==> flow/design.v <==
module mult32x32_fsm (
    input logic clk,               
    input logic reset,             
    input logic start,             
    output logic busy,             
    output logic [1:0] a_sel,      
    output logic b_sel,            
    output logic [2:0] shift_sel,  
    output logic upd_prod,         
    output logic clr_prod          
);
	typedef enum { idle, handle1, handle2, handle3, handle4, handle5, handle6, handle7, handle8} sm_type;
	sm_type current_state;
	sm_type next_state;
	always_ff @(posedge clk, posedge reset) begin
		if (reset== 1'b1) begin
			current_state <=idle;
		end
		else begin
			current_state <= next_state;
		end
	end
	always_comb begin
		next_state= current_state;
		busy=1'b1;
		upd_prod= 1'b1;
		clr_prod= 1'b0;
		a_sel= 2'b0;
		b_sel= 1'b0;
		shift_sel= 3'b0;
		case(current_state)
			idle: begin
				if(start== 1'b0) begin
					next_state=idle;
					busy=1'b0;
					upd_prod=1'b0;
				end
				else begin
					next_state=handle1;
					busy=1'b0;
					upd_prod=1'b0;
					clr_prod=1'b1;
				end
			end
			handle1: begin
				next_state= handle2;
				a_sel=2'b0;
				b_sel=1'b0;
				shift_sel=3'b0;
			end
			handle2: begin
				next_state= handle3;
				a_sel=2'b01;
				b_sel=1'b0;
				shift_sel=3'b001;
			end
			handle3: begin
				next_state= handle4;
				a_sel=2'b10;
				b_sel=1'b0;
				shift_sel=3'b010;
			end
			handle4: begin
				next_state= handle5;
				a_sel=2'b11;
				b_sel=1'b0;
				shift_sel=3'b011;
			end
			handle5: begin
				next_state= handle6;
				a_sel=2'b0;
				b_sel=1'b1;
				shift_sel=3'b010;
			end
			handle6: begin
				next_state= handle7;
				a_sel=2'b01;
				b_sel=1'b1;
				shift_sel=3'b011;
			end
			handle7: begin
				next_state= handle8;
				a_sel=2'b10;
				b_sel=1'b1;
				shift_sel=3'b100;
			end
			handle8: begin
				next_state= idle;
				a_sel=2'b11;
				b_sel=1'b1;
				shift_sel=3'b101;
			end
		endcase
	end
endmodule
module mult32x32_arith (
    input logic clk,              
    input logic reset,            
    input logic [31:0] a,         
    input logic [31:0] b,         
    input logic [1:0] a_sel,      
    input logic b_sel,            
    input logic [2:0] shift_sel,  
    input logic upd_prod,         
    input logic clr_prod,         
    output logic [63:0] product   
);
logic [15:0] out16;
logic [7:0] out8;
always_comb begin
	case(a_sel)
		2'b00: out8 = a[7:0];
		2'b01: out8 = a[15:8];
		2'b10: out8 = a[23:16];
		2'b11: out8 = a[31:24];
	endcase
end
always_comb begin
	case(b_sel)
		1'b0: out16 = b[15:0];
		1'b1: out16 = b[31:16];
	endcase
end
logic [23:0] mult;
always_comb begin
	mult = out16 * out8;
end
logic [63:0] shifted;
always_comb begin
	shifted = 64'b0;
	case(shift_sel)
		3'b000: shifted = mult;
		3'b001: shifted = mult << 8; 
		3'b010: shifted = mult << 16;
		3'b011: shifted = mult << 24;
		3'b100: shifted = mult << 32;
		3'b101: shifted = mult << 40;
	endcase
end
always_ff @(posedge clk, posedge reset) begin
	if(reset == 1'b1) begin 
		product <= 64'b0;
	end
	else begin
		if(clr_prod == 1'b1) begin
			product <= 64'b0;
		end
		else if (upd_prod == 1'b1) begin
			product <= product + shifted;
		end
	end
end
endmodule
module mult32x32 (
    input logic clk,             
    input logic reset,           
    input logic start,           
    input logic [31:0] a,        
    input logic [31:0] b,        
    output logic busy,           
    output logic [63:0] product  
);
logic [1:0] a_sel;
logic b_sel;
logic [2:0] shift_sel;
logic upd_prod;
logic clr_prod;
mult32x32_fsm fsm(
	.clk(clk),
	.reset(reset),
	.start(start),
	.busy(busy),
	.a_sel(a_sel),
	.b_sel(b_sel),
	.shift_sel(shift_sel),
	.upd_prod(upd_prod),
	.clr_prod(clr_prod)
);
mult32x32_arith arith(
	.clk(clk),
	.reset(reset),
	.a(a),
	.b(b),
	.a_sel(a_sel),
	.b_sel(b_sel),
	.shift_sel(shift_sel),
	.upd_prod(upd_prod),
	.clr_prod(clr_prod),
	.product(product)
);
endmodule
export LEC_CHECK = 0
export CAP_MARGIN = 20
export CORE_MARGIN = 2
export CORE_UTILIZATION = 36
export SLEW_MARGIN = 20
create_clock -name core_clock -period 11.0 [get_ports {clk}]
run.sh (not shown) runs the stock make flow with config.mk's settings and CLKGATE_MAP_FILE=.
==> next run, changes <==
Settings changed: CORE_UTILIZATION 36 to 58, CTS_CLUSTER_DIAMETER set to 81.
Clock period 11.0 ns to 8.65 ns, I/O delays scaled along.
This time the run failed in global routing (5_1_grt) with GRT-0232.
Area after synthesis stays the same.
Die area went down by 37%.
Synthesized cell count stays the same.
==> next run, changes <==
Settings changed: CORE_UTILIZATION 58 to 62, CTS_CLUSTER_DIAMETER 81 to unset.
Clock period 8.65 ns to 11.5 ns, I/O delays scaled along.
With this change the flow completed with no timing, DRC or antenna violations.
Area after synthesis is unchanged.
Synthesized cell count does not change.
Die size shrinks by about 6%.

---

RTL: the design.v shown in full above, as it stands there.
Settings: LEC_CHECK=0, CAP_MARGIN=20, CORE_MARGIN=10, CORE_UTILIZATION=40, HOLD_SLACK_MARGIN=0.08, SLEW_MARGIN=20; clock period 12.0 ns.
Rerun with:
Settings changed: ABC_AREA set to 1, CELL_PAD_IN_SITES_GLOBAL_PLACEMENT set to 1, CORE_ASPECT_RATIO set to 1.01, CORE_MARGIN 10 to 2, CORE_UTILIZATION 40 to 19, MIN_ROUTING_LAYER set to met2.
Outcome:
- The changed run completed, yet does not pass: DRC
- die size goes up by 94%
- worst setup slack gets better by 430 ps
- global-route usage goes up by 5.8 points
Rerun with:
Settings changed: ABC_AREA 1 to not set, CAP_MARGIN 20 to 40, CELL_PAD_IN_SITES_GLOBAL_PLACEMENT 1 to not set, CORE_ASPECT_RATIO 1.01 to 1.41, CORE_UTILIZATION 19 to 60, HOLD_SLACK_MARGIN 0.08 to not set, MIN_ROUTING_LAYER met2 to not set, SETUP_SLACK_MARGIN set to -1.2.
With this change the flow passed the timing, DRC and antenna checks; routed wire length decreases by about 40%; register-to-register slack loses 510 ps; final cell count decreases by about 40%; setup slack loses 320 ps; design area decreases by 13%; synthesized area decreases by 10%; via count decreases by 40%.
Rerun with:
Settings changed: ABC_AREA set to 1, CELL_PAD_IN_SITES_GLOBAL_PLACEMENT set to 1, CORE_ASPECT_RATIO 1.41 to 1.01, CORE_UTILIZATION 60 to 19, GPL_ROUTABILITY_DRIVEN set to 0, GPL_TIMING_DRIVEN set to 0, HOLD_SLACK_MARGIN set to 0.08, MIN_ROUTING_LAYER set to met1, PLACE_DENSITY_LB_ADDON set to 0.19, SETUP_SLACK_MARGIN -1.2 to not set, TNS_END_PERCENT set to 70.
The changed run completed with no timing, DRC or antenna violations.
Cell area climbs by 17%.
Hold slack got worse by 12 ps.
Rerun with:
Settings changed: ABC_AREA 1 to not set, CAP_MARGIN 40 to 20, CELL_PAD_IN_SITES_GLOBAL_PLACEMENT 1 to not set, CORE_ASPECT_RATIO 1.01 to 0.5, CORE_UTILIZATION 19 to 42, GPL_ROUTABILITY_DRIVEN 0 to not set, GPL_TIMING_DRIVEN 0 to not set, HOLD_SLACK_MARGIN 0.08 to not set, MIN_ROUTING_LAYER met1 to not set, PLACE_DENSITY_LB_ADDON 0.19 to not set, SETUP_SLACK_MARGIN set to -0.87, TNS_END_PERCENT 70 to 15.
=>
- The new run completed with no timing, DRC or antenna violations
- synthesized cell count drops by 26%
- setup slack got worse by 990 ps
- global-route usage increases by 11 points
- area after synthesis decreases by 10%
Rerun with:
Settings changed: ABC_AREA set to 1, CAP_MARGIN 20 to 40, CELL_PAD_IN_SITES_GLOBAL_PLACEMENT set to 1, CORE_ASPECT_RATIO 0.5 to 1.01, CORE_MARGIN 2 to 8, CORE_UTILIZATION 42 to 19, CTS_CLUSTER_SIZE set to 64, GPL_ROUTABILITY_DRIVEN set to 0, GPL_TIMING_DRIVEN set to 0, HOLD_SLACK_MARGIN set to 0.08, MIN_ROUTING_LAYER set to met2, PLACE_DENSITY_LB_ADDON set to 0.19, SETUP_SLACK_MARGIN -0.87 to not set, TNS_END_PERCENT 15 to 70.
Hold slack hardly moves.
Clock skew barely changes.
Routed wire length goes up by 60%.
First-iteration DRC count climbs to 3.5 times its value.
Via count went up by 71%.
Synthesized area went up by 12%.

---

Starts from the design.v that is shown in full above.
==> flow/config.mk <==
export PLATFORM = sky130hd
export DESIGN_NAME = mult32x32
export DESIGN_NICKNAME = mult32x32
export VERILOG_FILES = /design/flow/design.v
export SDC_FILE = /design/flow/constraint.sdc
export NUM_CORES = 4
export LEC_CHECK = 0
export ABC_AREA = 0
export CAP_MARGIN = 25
export CORE_ASPECT_RATIO = 1.08
export CORE_MARGIN = 2
export CORE_UTILIZATION = 72
export CTS_CLUSTER_DIAMETER = 381
export CTS_CLUSTER_SIZE = 44
export GPL_TIMING_DRIVEN = 1
export PLACE_DENSITY = 0.74
export SETUP_SLACK_MARGIN = -0.81
export SLEW_MARGIN = 20
export TNS_END_PERCENT = 5
==> flow/constraint.sdc <==
create_clock -name core_clock -period 8.65 [get_ports {clk}]
set_input_delay 1.7300 -clock core_clock [delete_from_list [all_inputs] [get_ports {clk}]]
set_output_delay 1.7300 -clock core_clock [all_outputs]
set_load 0.01 [all_outputs]
The baseline stopped in 4_1_cts on DPL-0038.
Next try:
ABC_AREA = unset   (was 0)
CAP_MARGIN = 20   (was 25)
CORE_ASPECT_RATIO = unset   (was 1.08)
CORE_UTILIZATION = 40   (was 72)
CTS_CLUSTER_DIAMETER = unset   (was 381)
CTS_CLUSTER_SIZE = unset   (was 44)
GPL_TIMING_DRIVEN = unset   (was 1)
PLACE_DENSITY = unset   (was 0.74)
SETUP_SLACK_MARGIN = unset   (was -0.81)
TNS_END_PERCENT = unset   (was 5)
clock period = 11.0 ns   (was 8.65 ns; I/O delays follow)
This time the run passed the timing, DRC and antenna checks.
Synthesized area stays the same.
Die size climbs by 77%.
Synthesized cell count stays the same.
Next try:
CORE_ASPECT_RATIO = 0.74   (was unset)
CTS_CLUSTER_DIAMETER = 307   (was unset)
clock period = 18.9 ns   (was 11.0 ns; I/O delays follow)
Effect: Non-clock buffer count drops by 53. Count of clock-buffer cells in the layout climbs by 3. Routed wire length drops by 3.5%.

---

RTL: the design.v shown in full above, as it stands there.
clock: 4.7 ns
lec_check: 0
abc_area: 1
cap_margin: 20
core_margin: 2
core_utilization: 72
cts_cluster_diameter: 400
cts_cluster_size: 92
place_density: 0.38
setup_slack_margin: 1.4
slew_margin: 20
The starting point stopped in detailed placement (3_5_place_dp).
Rerun with:
- ABC_AREA: 1 -> default
- CORE_UTILIZATION: 72 -> 40
- CTS_CLUSTER_DIAMETER: 400 -> default
- CTS_CLUSTER_SIZE: 92 -> default
- PLACE_DENSITY: 0.38 -> default
- SETUP_SLACK_MARGIN: 1.4 -> default
- clock period: 4.7 -> 16.5 ns (I/O delays scaled with it)
What happened:
- The new run finished clean
- synthesized cell count shrinks by a quarter to a third
- die area grows by well over a third
- area after synthesis shrinks by roughly a tenth
Rerun with:
- CORE_UTILIZATION: 40 -> 62
- clock period: 16.5 -> 5.3 ns (I/O delays scaled with it)
Now the flow ended with an error in clock tree synthesis (4_1_cts) (DPL-0038).
Die size drops by a quarter to a third.
Synthesized area is unchanged.
Synthesized cell count stays the same.
Rerun with:
- CORE_UTILIZATION: 62 -> 40
- clock period: 5.3 -> 12.0 ns (I/O delays scaled with it)
Result: The changed run completed with no timing, DRC or antenna violations. Die area climbs by well over a third. Synthesized area stays the same. Synthesized cell count stays the same.
Rerun with:
- CORE_ASPECT_RATIO: default -> 1.41
- CORE_UTILIZATION: 40 -> 66
- CTS_CLUSTER_DIAMETER: default -> 208
- CTS_CLUSTER_SIZE: default -> 100
- SETUP_SLACK_MARGIN: default -> -1.2
- TNS_END_PERCENT: default -> 25
=> Worst setup slack gets worse by 0.16 ns; global-route usage is higher by 14 points; final cell count came out lower by a little under a tenth; hold slack is worse by 0.0064 ns; design area went down slightly; via count climbs by a few percent; synthesized cell count is unchanged; critical path depth went up by 1; fmax is lower slightly.

---

== JK ==
RTL: the design.v shown in full above, as it stands there.
Settings: LEC_CHECK=0, ABC_AREA=1, CAP_MARGIN=20, CORE_MARGIN=2, CORE_UTILIZATION=72, SLEW_MARGIN=20; clock period 4.7 ns.
JK is listed as incomplete: the tool reported an error in detailed placement and the run ended there.
Edits applied to the flow inputs when going from JK to MS:
Settings: CORE_UTILIZATION now 54, was 72; ABC_AREA no longer set, was 1; the clock period (ns, I/O delays scaled along) now 6.16, was 4.7.
Results
Nothing crashed in MS and all stages finished; the problem is that the final layout failed, the offending checks being setup timing. The higher cell count in the Yosys report of MS and JK is in JK. Compared with JK, in MS number of distinct library cell variants in the gate-level netlist after synthesis higher; total standard cell area after synthesis lower. The core box area reported for MS is greater than that of JK by about 20%.
## Diff of input files: AL against MS
Settings: swapping 54 for 15 in CORE_UTILIZATION; swapping 6.16 for 14.9 in the clock period (ns, I/O delays scaled along).
--- outcome ---
- Floorplan die area was lower in the run labelled MS.
- Lower number of clock buffers in the layout was reported by MS, not AL.
- AL finished all stages; the layout is clean.
- MS -> AL: non-clock buffer count decreased by more than half
- Taking AL as 1.0, MS lands at 1.4 on routed wire length per instance.
- Between MS and AL, the difference in count of cell types in the netlist is negligible.

---

job 5094:
RTL: the design.v shown in full above, as it stands there.
make LEC_CHECK=0 ABC_AREA=1 CAP_MARGIN=20 CORE_MARGIN=2 CORE_UTILIZATION=72 CTS_CLUSTER_DIAMETER=400 CTS_CLUSTER_SIZE=92 PLACE_DENSITY=0.35 SETUP_SLACK_MARGIN=1.4 SLEW_MARGIN=20 finish   # period 4.7 ns
Job 5094 | ERROR | detailed placement
## Diff of input files: job 1139 against job 5094
# job 5094
export LEC_CHECK = 0
export ABC_AREA = 1
export CAP_MARGIN = 20
export CORE_MARGIN = 2
export CORE_UTILIZATION = 72
export CTS_CLUSTER_DIAMETER = 400
export CTS_CLUSTER_SIZE = 92
export PLACE_DENSITY = 0.35
export SETUP_SLACK_MARGIN = 1.4
export SLEW_MARGIN = 20
create_clock -name core_clock -period 4.7 [get_ports {clk}]
# job 1139
export LEC_CHECK = 0
export CAP_MARGIN = 20
export CORE_MARGIN = 2
export CORE_UTILIZATION = 58
export SLEW_MARGIN = 20
export TNS_END_PERCENT = 5
create_clock -name core_clock -period 8.7 [get_ports {clk}]
Notes after the runs:
Relative to job 5094, synthesized chip area reported by yosys has decreased by about 10% in job 1139. Job 1139 has net count of the mapped netlist below what job 5094 had. The die of job 1139 is larger than the one used in job 5094. Between job 1139 and job 5094, it is job 1139 whose global placer's final weighted congestion is lower, by 17%. Each of job 5094 and job 1139 falls short of a clean finish. Job 1139 did not finish: a tool error stopped it during global routing. Measured against job 1139, the cell area after synthesis of job 5094 comes out at 1.12 times the reference value. On row count, the lower figure sits with job 5094, not job 1139. Between job 1139 and job 5094, it is job 1139 whose multiplexer area fraction after synthesis is higher, by 1.5 points. The synthesized instance count in job 1139 is 0.74 times that in job 5094. Compared with job 5094, in job 1139 height of the chip grew by about 5.3%, placeable core region grew by 12%.
What job 2775 does differently from job 1139 at the input level:
# job 1139
export LEC_CHECK = 0
export CAP_MARGIN = 20
export CORE_MARGIN = 2
export CORE_UTILIZATION = 58
export SLEW_MARGIN = 20
export TNS_END_PERCENT = 5
create_clock -name core_clock -period 8.7 [get_ports {clk}]
# job 2775
export LEC_CHECK = 0
export CAP_MARGIN = 20
export CORE_MARGIN = 2
export CORE_UTILIZATION = 50
export SLEW_MARGIN = 20
export TNS_END_PERCENT = 15
create_clock -name core_clock -period 8.16 [get_ports {clk}]
==> results <==
From job 1139 to job 2775, clock sink count did not move at all.
Number of buffers inserted to repair setup after CTS | job 2775 above job 1139
Looking at placeable core region, job 2775 sits 0.0031 sq mm higher than job 1139 does.
Job 1139 -> job 2775: yosys stat cell total delta 0, exact match
No crash in job 2775: every stage finished, but the layout fails its final checks due to setup timing.
Job 1139 and job 2775 ended up with roughly the same net count after synthesis.
On job 2775: routability-driven placement congestion ratio is 0.056 lower than what job 1139 gave.
Between job 2775 and job 1139, the area of placed instances is higher for job 2775.
Measured against each other, job 2775 and job 1139 differ in floorplan utilization, the lower figure coming from job 2775.
Comparing job 1139 against job 2775, there is no change at all in area of the mapped netlist.
Floorplan check, job 2775 vs job 1139: die outline larger in job 2775
Site row count, job 2775 vs job 1139: up by a little under 10%
The inputs of job 2567 differ from those of job 2775 as listed below.
# job 2775
export LEC_CHECK = 0
export CAP_MARGIN = 20
export CORE_MARGIN = 2
export CORE_UTILIZATION = 50
export SLEW_MARGIN = 20
export TNS_END_PERCENT = 15
create_clock -name core_clock -period 8.16 [get_ports {clk}]
# job 2567
export LEC_CHECK = 0
export CAP_MARGIN = 20
export CORE_MARGIN = 2
export CORE_UTILIZATION = 54
export CTS_CLUSTER_DIAMETER = 43
export CTS_CLUSTER_SIZE = 52
export SLEW_MARGIN = 20
export TNS_END_PERCENT = 15
create_clock -name core_clock -period 8.16 [get_ports {clk}]
==> results <==
None of the runs job 2567 and job 2775 ends with a clean layout. [flow] job 2567 | stages: complete | final checks: fail | reason: setup timing. Job 2775: complete, dirty (setup timing). In the tables for job 2567 and job 2775, number of nets in the finished design reads lower with job 2775. Relative to job 2775, job 2567 degrades shortest clock period the worst path allows after layout. The overall global routing resource usage number comes out higher for job 2567 vs job 2775. Compared with job 2775, job 2567 ends up with a larger final cell area. Job 2567 vs job 2775, horizontal die dimension went down by about 3.7%. Compared with job 2775, job 2567 shows a higher non-clock buffer count.
Relative to job 2567, the following input files were edited for job 2607:
# job 2567
export LEC_CHECK = 0
export CAP_MARGIN = 20
export CORE_MARGIN = 2
export CORE_UTILIZATION = 54
export CTS_CLUSTER_DIAMETER = 43
export CTS_CLUSTER_SIZE = 52
export SLEW_MARGIN = 20
export TNS_END_PERCENT = 15
create_clock -name core_clock -period 8.16 [get_ports {clk}]
# job 2607
export LEC_CHECK = 0
export CAP_MARGIN = 20
export CORE_MARGIN = 2
export CORE_UTILIZATION = 62
export PLACE_DENSITY = 0.4
export SLEW_MARGIN = 20
create_clock -name core_clock -period 10.4 [get_ports {clk}]
Results
Across job 2607 and job 2567, a clean result was obtained everywhere but in job 2567.
Job 2567 -> job 2607: routed wire length decreased by more than a quarter
Amount of wire on met2 after detailed routing (job 2607 / job 2567): 0.63
More vias were needed by job 2567 than by job 2607.
arith.product[56] as the capturing element of the worst setup path was reported by job 2567, and arith.product[62] by job 2607.
